==> try-cedar: inputs <==
// DSP
module DSP(A,B,C,D,CARRYIN,M,P,CARRYOUT,CARRYOUTF,CLK,OPMODE,
CEA,CEB,CEC,CED,CECARRYIN,CEM,CEP,CEOPMODE,
RSTA,RSTB,RSTC,RSTD,RSTCARRYIN,RSTM,RSTP,RSTOPMODE,
BCOUT,PCIN,PCOUT);
input[17:0] A, B, D;
input[47:0] C,PCIN;
input[7:0] OPMODE;
input CARRYIN,CLK,CEA,CEB,CEC,CECARRYIN,CED,CEM,CEP,CEOPMODE;
input RSTA,RSTB,RSTC,RSTD,RSTCARRYIN,RSTM,RSTP,RSTOPMODE;
output wire[35:0] M;
output wire[47:0] P,PCOUT;
output wire[17:0] BCOUT;
output CARRYOUT,CARRYOUTF;
parameter A0REG=0;	 
parameter A1REG=1; 
parameter B0REG=0;
parameter B1REG=1;
parameter CREG=1;
parameter DREG=1;
parameter MREG=1;
parameter PREG=1;
parameter CARRYINREG=1;
parameter CARRYOUTREG=1;
parameter OPMODEREG=1;
parameter CARRYINSEL="OPMODE5";  
parameter B_INPUT="DIRECT";  
parameter RSTTYPE="SYNC";   
wire[7:0] OPMODE_REG;
wire[17:0] D_REG;
reg[17:0] B0_IN;
wire[17:0] B0_REG;
reg[17:0] PRE_RESULT;
wire[17:0] B1_IN;
wire[17:0] B1_REG;
wire[17:0] A0_REG;
wire[17:0] A1_REG;
wire[35:0] Product_Result;
wire[35:0] M_REG;
reg[47:0] X_OUT;
reg[47:0] Z_OUT;
wire[48:0] Post_Result;
wire[47:0] C_REG;
reg Carry_IN;  
wire CIN; 
wire Carry_Out_In;
reg_mux #(.WIDTH(18), .PIPELINE(DREG), .RESET_TYPE(RSTTYPE)) DREG_INST(.in(D), .out(D_REG), .clk(CLK), .ce(CED), .rst(RSTD));
reg_mux #(.WIDTH(18), .PIPELINE(B0REG), .RESET_TYPE(RSTTYPE)) B0REG_INST(.in(B0_IN), .out(B0_REG), .clk(CLK), .ce(CEB), .rst(RSTB));
reg_mux #(.WIDTH(18), .PIPELINE(B1REG), .RESET_TYPE(RSTTYPE)) B1REG_INST(.in(B1_IN), .out(B1_REG), .clk(CLK), .ce(CEB), .rst(RSTB));
reg_mux #(.WIDTH(18), .PIPELINE(A0REG), .RESET_TYPE(RSTTYPE)) A0REG_INST(.in(A), .out(A0_REG), .clk(CLK), .ce(CEA), .rst(RSTA));
reg_mux #(.WIDTH(18), .PIPELINE(A1REG), .RESET_TYPE(RSTTYPE)) A1REG_INST(.in(A0_REG), .out(A1_REG), .clk(CLK), .ce(CEA), .rst(RSTA));
reg_mux #(.WIDTH(48), .PIPELINE(CREG), .RESET_TYPE(RSTTYPE)) CREG_INST(.in(C), .out(C_REG), .clk(CLK), .ce(CEC), .rst(RSTC));
reg_mux #(.WIDTH(36), .PIPELINE(MREG), .RESET_TYPE(RSTTYPE)) MREG_INST(.in(Product_Result), .out(M_REG), .clk(CLK), .ce(CEM), .rst(RSTM));
reg_mux #(.WIDTH(1), .PIPELINE(CARRYINREG), .RESET_TYPE(RSTTYPE)) CYIREG_INST(.in(Carry_IN), .out(CIN), .clk(CLK), .ce(CECARRYIN), .rst(RSTCARRYIN));
  ...
make LEC_CHECK=0 ABC_AREA=1 CAP_MARGIN=15 CORE_ASPECT_RATIO=0.98 CORE_MARGIN=2 CORE_UTILIZATION=65 CTS_CLUSTER_DIAMETER=70 CTS_CLUSTER_SIZE=75 GPL_ROUTABILITY_DRIVEN=0 HOLD_SLACK_MARGIN=-0.08 MAX_ROUTING_LAYER=met4 PLACE_DENSITY_LB_ADDON=0.01 SLEW_MARGIN=20 TNS_END_PERCENT=45 finish   # period 4.03 ns
run.sh (not shown) runs the stock make flow with config.mk's settings and CLKGATE_MAP_FILE=.
==> inputs of try-tundra, as changes to try-cedar <==
ABC_AREA = default   (was 1)
CAP_MARGIN = 20   (was 15)
CORE_ASPECT_RATIO = default   (was 0.98)
CORE_UTILIZATION = 63   (was 65)
CTS_CLUSTER_DIAMETER = 42   (was 70)
CTS_CLUSTER_SIZE = 61   (was 75)
GPL_ROUTABILITY_DRIVEN = default   (was 0)
HOLD_SLACK_MARGIN = default   (was -0.08)
PLACE_DENSITY = 0.6   (was default)
PLACE_DENSITY_LB_ADDON = default   (was 0.01)
TNS_END_PERCENT = default   (was 45)
==> flow/constraint.sdc (replaced) <==
create_clock -name core_clock -period 5.3 [get_ports {CLK}]
set_input_delay 1.0600 -clock core_clock [delete_from_list [all_inputs] [get_ports {CLK}]]
set_output_delay 1.0600 -clock core_clock [all_outputs]
set_load 0.01 [all_outputs]
==> inputs of try-umber, as changes to try-cedar <==
CAP_MARGIN = 20   (was 15)
CORE_ASPECT_RATIO = default   (was 0.98)
CORE_UTILIZATION = 68   (was 65)
CTS_CLUSTER_DIAMETER = default   (was 70)
CTS_CLUSTER_SIZE = 99   (was 75)
GPL_ROUTABILITY_DRIVEN = default   (was 0)
HOLD_SLACK_MARGIN = default   (was -0.08)
MAX_ROUTING_LAYER = default   (was met4)
PLACE_DENSITY = 0.6   (was default)
PLACE_DENSITY_LB_ADDON = default   (was 0.01)
TNS_END_PERCENT = 5   (was 45)
==> flow/constraint.sdc (replaced) <==
create_clock -name core_clock -period 3.15 [get_ports {CLK}]
set_input_delay 0.6300 -clock core_clock [delete_from_list [all_inputs] [get_ports {CLK}]]
set_output_delay 0.6300 -clock core_clock [all_outputs]
set_load 0.01 [all_outputs]
==> inputs of try-fjord, as changes to try-cedar <==
CAP_MARGIN = 20   (was 15)
CORE_ASPECT_RATIO = default   (was 0.98)
CORE_UTILIZATION = 68   (was 65)
CTS_CLUSTER_DIAMETER = default   (was 70)
CTS_CLUSTER_SIZE = default   (was 75)
GPL_ROUTABILITY_DRIVEN = default   (was 0)
HOLD_SLACK_MARGIN = default   (was -0.08)
MAX_ROUTING_LAYER = default   (was met4)
PLACE_DENSITY = 0.6   (was default)
PLACE_DENSITY_LB_ADDON = default   (was 0.01)
TNS_END_PERCENT = default   (was 45)
==> flow/constraint.sdc (replaced) <==
create_clock -name core_clock -period 8.01 [get_ports {CLK}]
set_input_delay 1.6020 -clock core_clock [delete_from_list [all_inputs] [get_ports {CLK}]]
set_output_delay 1.6020 -clock core_clock [all_outputs]
set_load 0.01 [all_outputs]
==> results <==
item                                                                                 try-cedar                        try-fjord                       try-tundra                  try-umber
Result of the run                                                     finished with violations                   finished clean         finished with violations  aborted with a tool error
Last stage reached                                                                           -                                -                                -   global routing (5_1_grt)
Layout check failures                                                             setup timing                                -                     setup timing                          -
Fin. max-slew vios                                                                           0                                0                                0                          -
Highest routed metal layer                                                                met4                             met5                             met4                          -
Fraction of the yosys area taken by sequential cells                                     12.7%                            12.7%                            14.2%                      12.7%
Crit path launch type                                                                 register                         register                         register                          -
Total power per unit cell area                                                     273 nW/um^2                      138 nW/um^2                      222 nW/um^2                          -
Setup WS pre-CTS                                                                      -1.36 ns                          1.69 ns                         -1.02 ns                   -2.45 ns
Postcts setup bufs                                                                          12                                0                               50                         39
Total routed wire length on the met1 layer                                            43900 um                         41200 um                         35900 um                          -
Combinational Power                                                                    6.30 mW                          2.59 mW                          4.33 mW                          -
Final standard cell area without fillers                                            38500 um^2                       34600 um^2                       34100 um^2                          -
Vias after detailed routing                                                              36402                            34322                            27679                          -
Clock group total power                                                                1.88 mW                         0.983 mW                          1.43 mW                          -
Number of nets with antenna violations after detailed routing                                0                                0                                0                          -
Most area-hungry cell class in the final design                multi-input combinational cells  multi-input combinational cells  multi-input combinational cells                          -
Post-detailed-route wirelength per cell                                                21.3 um                          21.3 um                          23.7 um                          -
Count of fill cells added during filler insertion                                         3136                             3379                             2886                          -
Area fraction in mux cells                                                                  0%                               0%                            8.40%                         0%
Power is estimated from default activity; no workload was simulated.
